==> job 8207 <==
==> flow/design.v <==
module FIR_FILTER (clk, rst, data_valid, data, fir_valid, fir_d);
  input clk, rst;
  input data_valid;
  input signed [15:0] data;
  output fir_valid;
  output signed [15:0] fir_d;
  parameter signed [19:0] FIR_C00 = 20'hFFF9E ;   
  parameter signed [19:0] FIR_C01 = 20'hFFF86 ;   
  parameter signed [19:0] FIR_C02 = 20'hFFFA7 ;   
  parameter signed [19:0] FIR_C03 = 20'h0003B ;   
  parameter signed [19:0] FIR_C04 = 20'h0014B ;   
  parameter signed [19:0] FIR_C05 = 20'h0024A ;   
  parameter signed [19:0] FIR_C06 = 20'h00222 ;   
  parameter signed [19:0] FIR_C07 = 20'hFFFE4 ;   
  parameter signed [19:0] FIR_C08 = 20'hFFBC5 ;   
  parameter signed [19:0] FIR_C09 = 20'hFF7CA ;   
  parameter signed [19:0] FIR_C10 = 20'hFF74E ;   
  parameter signed [19:0] FIR_C11 = 20'hFFD74 ;   
  parameter signed [19:0] FIR_C12 = 20'h00B1A ;   
  parameter signed [19:0] FIR_C13 = 20'h01DAC ;   
  parameter signed [19:0] FIR_C14 = 20'h02F9E ;   
  parameter signed [19:0] FIR_C15 = 20'h03AA9 ;   
  parameter signed [19:0] FIR_C16 = 20'h03AA9 ;   
  parameter signed [19:0] FIR_C17 = 20'h02F9E ;   
  parameter signed [19:0] FIR_C18 = 20'h01DAC ;   
  parameter signed [19:0] FIR_C19 = 20'h00B1A ;   
  parameter signed [19:0] FIR_C20 = 20'hFFD74 ;   
  parameter signed [19:0] FIR_C21 = 20'hFF74E ;   
  parameter signed [19:0] FIR_C22 = 20'hFF7CA ;   
  parameter signed [19:0] FIR_C23 = 20'hFFBC5 ;   
  parameter signed [19:0] FIR_C24 = 20'hFFFE4 ;   
  parameter signed [19:0] FIR_C25 = 20'h00222 ;   
  parameter signed [19:0] FIR_C26 = 20'h0024A ;   
  parameter signed [19:0] FIR_C27 = 20'h0014B ;   
  parameter signed [19:0] FIR_C28 = 20'h0003B ;   
  parameter signed [19:0] FIR_C29 = 20'hFFFA7 ;   
  parameter signed [19:0] FIR_C30 = 20'hFFF86 ;   
  parameter signed [19:0] FIR_C31 = 20'hFFF9E ;   
  reg [5:0] fir_cnt_r, fir_cnt_w;
  reg signed [66:0] sum_r, sum_w;
  reg signed [15:0] x_00_r, x_01_r, x_02_r, x_03_r, x_04_r, x_05_r, x_06_r, x_07_r,
                    x_08_r, x_09_r, x_10_r, x_11_r, x_12_r, x_13_r, x_14_r, x_15_r,
                    x_16_r, x_17_r, x_18_r, x_19_r, x_20_r, x_21_r, x_22_r, x_23_r,
                    x_24_r, x_25_r, x_26_r, x_27_r, x_28_r, x_29_r, x_30_r, x_31_r;
  reg signed [15:0] x_00_w, x_01_w, x_02_w, x_03_w, x_04_w, x_05_w, x_06_w, x_07_w,
                    x_08_w, x_09_w, x_10_w, x_11_w, x_12_w, x_13_w, x_14_w, x_15_w,
                    x_16_w, x_17_w, x_18_w, x_19_w, x_20_w, x_21_w, x_22_w, x_23_w,
                    x_24_w, x_25_w, x_26_w, x_27_w, x_28_w, x_29_w, x_30_w, x_31_w;
  assign fir_valid = (fir_cnt_r > 33);
  assign fir_d = sum_r >= 0 ? {sum_r[66], sum_r[30:24], sum_r[23:16]} : {sum_r[66], sum_r[30:24], sum_r[23:16]} + 16'd1;
  always@ (*) begin
    x_00_w    = x_00_r; 
    x_01_w    = x_01_r; 
    x_02_w    = x_02_r; 
    x_03_w    = x_03_r; 
    x_04_w    = x_04_r;  
    x_05_w    = x_05_r;  
    x_06_w    = x_06_r;  
    x_07_w    = x_07_r;  
    x_08_w    = x_08_r;  
    x_09_w    = x_09_r;  
    x_10_w    = x_10_r;  
    x_11_w    = x_11_r;  
    x_12_w    = x_12_r;  
    x_13_w    = x_13_r;  
    x_14_w    = x_14_r;  
    x_15_w    = x_15_r;  
    x_16_w    = x_16_r;  
    x_17_w    = x_17_r;  
    x_18_w    = x_18_r;  
    x_19_w    = x_19_r;  
    x_20_w    = x_20_r;  
    x_21_w    = x_21_r;  
    x_22_w    = x_22_r;  
    x_23_w    = x_23_r;  
    x_24_w    = x_24_r;  
    x_25_w    = x_25_r;  
    x_26_w    = x_26_r;  
    x_27_w    = x_27_r;  
    x_28_w    = x_28_r;  
    x_29_w    = x_29_r;  
    x_30_w    = x_30_r;  
    x_31_w    = x_31_r;  
    sum_w     = sum_r;
    fir_cnt_w = fir_cnt_r;
    if (data_valid) begin
      if (fir_cnt_r <= 33) begin 
        fir_cnt_w = fir_cnt_r + 1;
      end
      x_31_w = data;
      x_30_w = x_31_r;
      x_29_w = x_30_r;
      x_28_w = x_29_r;
      x_27_w = x_28_r;
      x_26_w = x_27_r;
      x_25_w = x_26_r;
      x_24_w = x_25_r;
      x_23_w = x_24_r;
      x_22_w = x_23_r;
      x_21_w = x_22_r;
      x_20_w = x_21_r;
      x_19_w = x_20_r;
      x_18_w = x_19_r;
      x_17_w = x_18_r;
      x_16_w = x_17_r;
      x_15_w = x_16_r;
      x_14_w = x_15_r;
      x_13_w = x_14_r;
      x_12_w = x_13_r;
      x_11_w = x_12_r;
      x_10_w = x_11_r;
      x_09_w = x_10_r;
      x_08_w = x_09_r;
      x_07_w = x_08_r;
      x_06_w = x_07_r;
      x_05_w = x_06_r;
      x_04_w = x_05_r;
      x_03_w = x_04_r;
      x_02_w = x_03_r;
      x_01_w = x_02_r;
      x_00_w = x_01_r;
      sum_w = x_31_r * FIR_C00
            + x_30_r * FIR_C01
            + x_29_r * FIR_C02
            + x_28_r * FIR_C03
            + x_27_r * FIR_C04
            + x_26_r * FIR_C05
            + x_25_r * FIR_C06
            + x_24_r * FIR_C07
            + x_23_r * FIR_C08
            + x_22_r * FIR_C09
            + x_21_r * FIR_C10
            + x_20_r * FIR_C11
            + x_19_r * FIR_C12
            + x_18_r * FIR_C13
            + x_17_r * FIR_C14
            + x_16_r * FIR_C15
            + x_15_r * FIR_C16
            + x_14_r * FIR_C17
            + x_13_r * FIR_C18
            + x_12_r * FIR_C19
            + x_11_r * FIR_C20
            + x_10_r * FIR_C21
            + x_09_r * FIR_C22
            + x_08_r * FIR_C23
            + x_07_r * FIR_C24
            + x_06_r * FIR_C25
            + x_05_r * FIR_C26
            + x_04_r * FIR_C27
            + x_03_r * FIR_C28
            + x_02_r * FIR_C29
            + x_01_r * FIR_C30
            + x_00_r * FIR_C31;
    end else begin
      sum_w     = 0;
      fir_cnt_w = 0;
    end
  end
  always@ (posedge clk or posedge rst) begin 
    if (rst) begin
      x_00_r    <= 0;
      x_01_r    <= 0;
      x_02_r    <= 0;
      x_03_r    <= 0;
      x_04_r    <= 0;
      x_05_r    <= 0;
      x_06_r    <= 0;
      x_07_r    <= 0;
      x_08_r    <= 0;
      x_09_r    <= 0;
      x_10_r    <= 0;
      x_11_r    <= 0;
      x_12_r    <= 0;
      x_13_r    <= 0;
      x_14_r    <= 0;
      x_15_r    <= 0;
      x_16_r    <= 0;
      x_17_r    <= 0;
      x_18_r    <= 0;
      x_19_r    <= 0;
      x_20_r    <= 0;
      x_21_r    <= 0;
      x_22_r    <= 0;
      x_23_r    <= 0;
      x_24_r    <= 0;
      x_25_r    <= 0;
      x_26_r    <= 0;
      x_27_r    <= 0;
      x_28_r    <= 0;
      x_29_r    <= 0;
      x_30_r    <= 0;
      x_31_r    <= 0;
      sum_r     <= 0;
      fir_cnt_r <= 0;
    end else begin
      x_00_r    <= x_00_w;   
      x_01_r    <= x_01_w;   
      x_02_r    <= x_02_w;   
      x_03_r    <= x_03_w;   
      x_04_r    <= x_04_w;   
      x_05_r    <= x_05_w;   
      x_06_r    <= x_06_w;   
      x_07_r    <= x_07_w;   
      x_08_r    <= x_08_w;   
      x_09_r    <= x_09_w;   
      x_10_r    <= x_10_w;  
      x_11_r    <= x_11_w;  
      x_12_r    <= x_12_w;  
      x_13_r    <= x_13_w;  
      x_14_r    <= x_14_w;  
      x_15_r    <= x_15_w;  
      x_16_r    <= x_16_w;  
      x_17_r    <= x_17_w;  
      x_18_r    <= x_18_w;  
      x_19_r    <= x_19_w;  
      x_20_r    <= x_20_w;  
      x_21_r    <= x_21_w;  
      x_22_r    <= x_22_w;  
      x_23_r    <= x_23_w;  
      x_24_r    <= x_24_w;  
      x_25_r    <= x_25_w;  
      x_26_r    <= x_26_w;  
      x_27_r    <= x_27_w;  
      x_28_r    <= x_28_w;  
      x_29_r    <= x_29_w;  
      x_30_r    <= x_30_w;  
      x_31_r    <= x_31_w;  
      sum_r     <= sum_w;
      fir_cnt_r <= fir_cnt_w;
    end
  end
endmodule
==> flow/run.sh <==
#!/bin/bash
# the make line also repeats each setting of config.mk as NAME=value (left out here)
make -C /OpenROAD-flow-scripts/flow DESIGN_CONFIG=/design/flow/config.mk WORK_HOME=/design/flow/orfs CLKGATE_MAP_FILE= finish
==> flow/config.mk <==
export PLATFORM = sky130hd
export DESIGN_NAME = FIR_FILTER
export DESIGN_NICKNAME = FIR_FILTER
export VERILOG_FILES = /design/flow/design.v
export SDC_FILE = /design/flow/constraint.sdc
export NUM_CORES = 4
export LEC_CHECK = 0
export ABC_AREA = 1
export CAP_MARGIN = 20
export CORE_MARGIN = 2
export CORE_UTILIZATION = 40
export PLACE_DENSITY_LB_ADDON = 0.04
export SLEW_MARGIN = 20
export TNS_END_PERCENT = 95
==> flow/constraint.sdc <==
create_clock -name core_clock -period 15.0 [get_ports {clk}]
set_input_delay 3.0000 -clock core_clock [delete_from_list [all_inputs] [get_ports {clk}]]
set_output_delay 3.0000 -clock core_clock [all_outputs]
set_load 0.01 [all_outputs]
==> job 7059 (differences from job 8207) <==
==> flow/config.mk (replaced) <==
export PLATFORM = sky130hd
export DESIGN_NAME = FIR_FILTER
export DESIGN_NICKNAME = FIR_FILTER
export VERILOG_FILES = /design/flow/design.v
export SDC_FILE = /design/flow/constraint.sdc
export NUM_CORES = 4
export LEC_CHECK = 0
export CAP_MARGIN = 20
export CORE_MARGIN = 2
export CORE_UTILIZATION = 58
export SLEW_MARGIN = 20
==> flow/constraint.sdc (replaced) <==
create_clock -name core_clock -period 8.1 [get_ports {clk}]
set_input_delay 1.6200 -clock core_clock [delete_from_list [all_inputs] [get_ports {clk}]]
set_output_delay 1.6200 -clock core_clock [all_outputs]
set_load 0.01 [all_outputs]
==> job 1335 (differences from job 8207) <==
==> flow/config.mk (replaced) <==
export PLATFORM = sky130hd
export DESIGN_NAME = FIR_FILTER
export DESIGN_NICKNAME = FIR_FILTER
export VERILOG_FILES = /design/flow/design.v
export SDC_FILE = /design/flow/constraint.sdc
export NUM_CORES = 4
export LEC_CHECK = 0
export CAP_MARGIN = 20
export CORE_MARGIN = 2
export CORE_UTILIZATION = 72
export HOLD_SLACK_MARGIN = -0.1
export MAX_ROUTING_LAYER = met4
export PLACE_DENSITY = 0.67
export SETUP_SLACK_MARGIN = -0.82
export SLEW_MARGIN = 20
==> flow/constraint.sdc (replaced) <==
create_clock -name core_clock -period 10.9 [get_ports {clk}]
set_input_delay 2.1800 -clock core_clock [delete_from_list [all_inputs] [get_ports {clk}]]
set_output_delay 2.1800 -clock core_clock [all_outputs]
set_load 0.01 [all_outputs]
==> flow_metrics.rpt <==
PHYSICAL IMPLEMENTATION REPORT
----------------------------------------------------
[Global routing]
  GR met2 Demand/Resource ........................ 0.4391

[Detailed routing]
  Uppermost layer routed ........................ met5
  Detailed route wirelength on metal3 ........................ 21590 um
  Sum of routed wire segments on met1 ........................ 245100 um

[Place]
  Post-placement worst setup slack ........................ 1769 ps

[Run status]
  Outcome ........................ finished clean

[Synth]
  AND-OR/OR-AND share of the synthesized area ........................ 0.05162

[CTS]
  Number of buffers created by CTS ........................ 93

----------------------------------------------------
(the above is from job 8207)
==> flow_metrics.rpt <==
PHYSICAL IMPLEMENTATION REPORT
----------------------------------------------------
[Global routing]
  GR met2 Demand/Resource ........................ 0.6013

[CTS]
  Number of buffers created by CTS ........................ 86

[Run status]
  Outcome ........................ failed layout checks
  Layout check failures .................... negative setup slack

[Detailed routing]
  Detailed route wirelength on metal3 ........................ 30350 um

[STA]
  Total of endpoints with negative setup slack in the final report ........................ 16
  Final setup margin ........................ -5086 ps

[Synth]
  AND-OR/OR-AND share of the synthesized area ........................ 0.06021

----------------------------------------------------
(the above is from job 7059)
==> flow_metrics.rpt <==
FLOW METRICS REPORT
----------------------------------------------------
[Global routing]
  GR met2 Demand/Resource ........................ 0.8385

[Die]
  Die Y ........................ 451.4 um
  Number of standard-cell rows in the floorplan ........................ 164
  Floorplan core area ........................ 199500 sq um

[Run status]
  Outcome ........................ did not finish
  Last stage the flow got to ........................ global routing
  Tool Error ........................ [ERROR GRT-0116] Global routing finished with congestion. Check the congestion regions in the DRC Viewer.

[Place]
  Post-placement worst setup slack ........................ -2416 ps

[CTS]
  Setup fix buffers added after clock tree synthesis ........................ 45
  Number of buffers created by CTS ........................ 78

[Synth]
  Netlist Area Pre-Place ........................ 144100 sq um
  AND-OR/OR-AND share of the synthesized area ........................ 0.06021
  Biggest area cells ........................ sky130_fd_sc_hd__fa_1 41%, sky130_fd_sc_hd__ha_1 22%, sky130_fd_sc_hd__inv_1 12%

----------------------------------------------------
(the above is from job 1335)
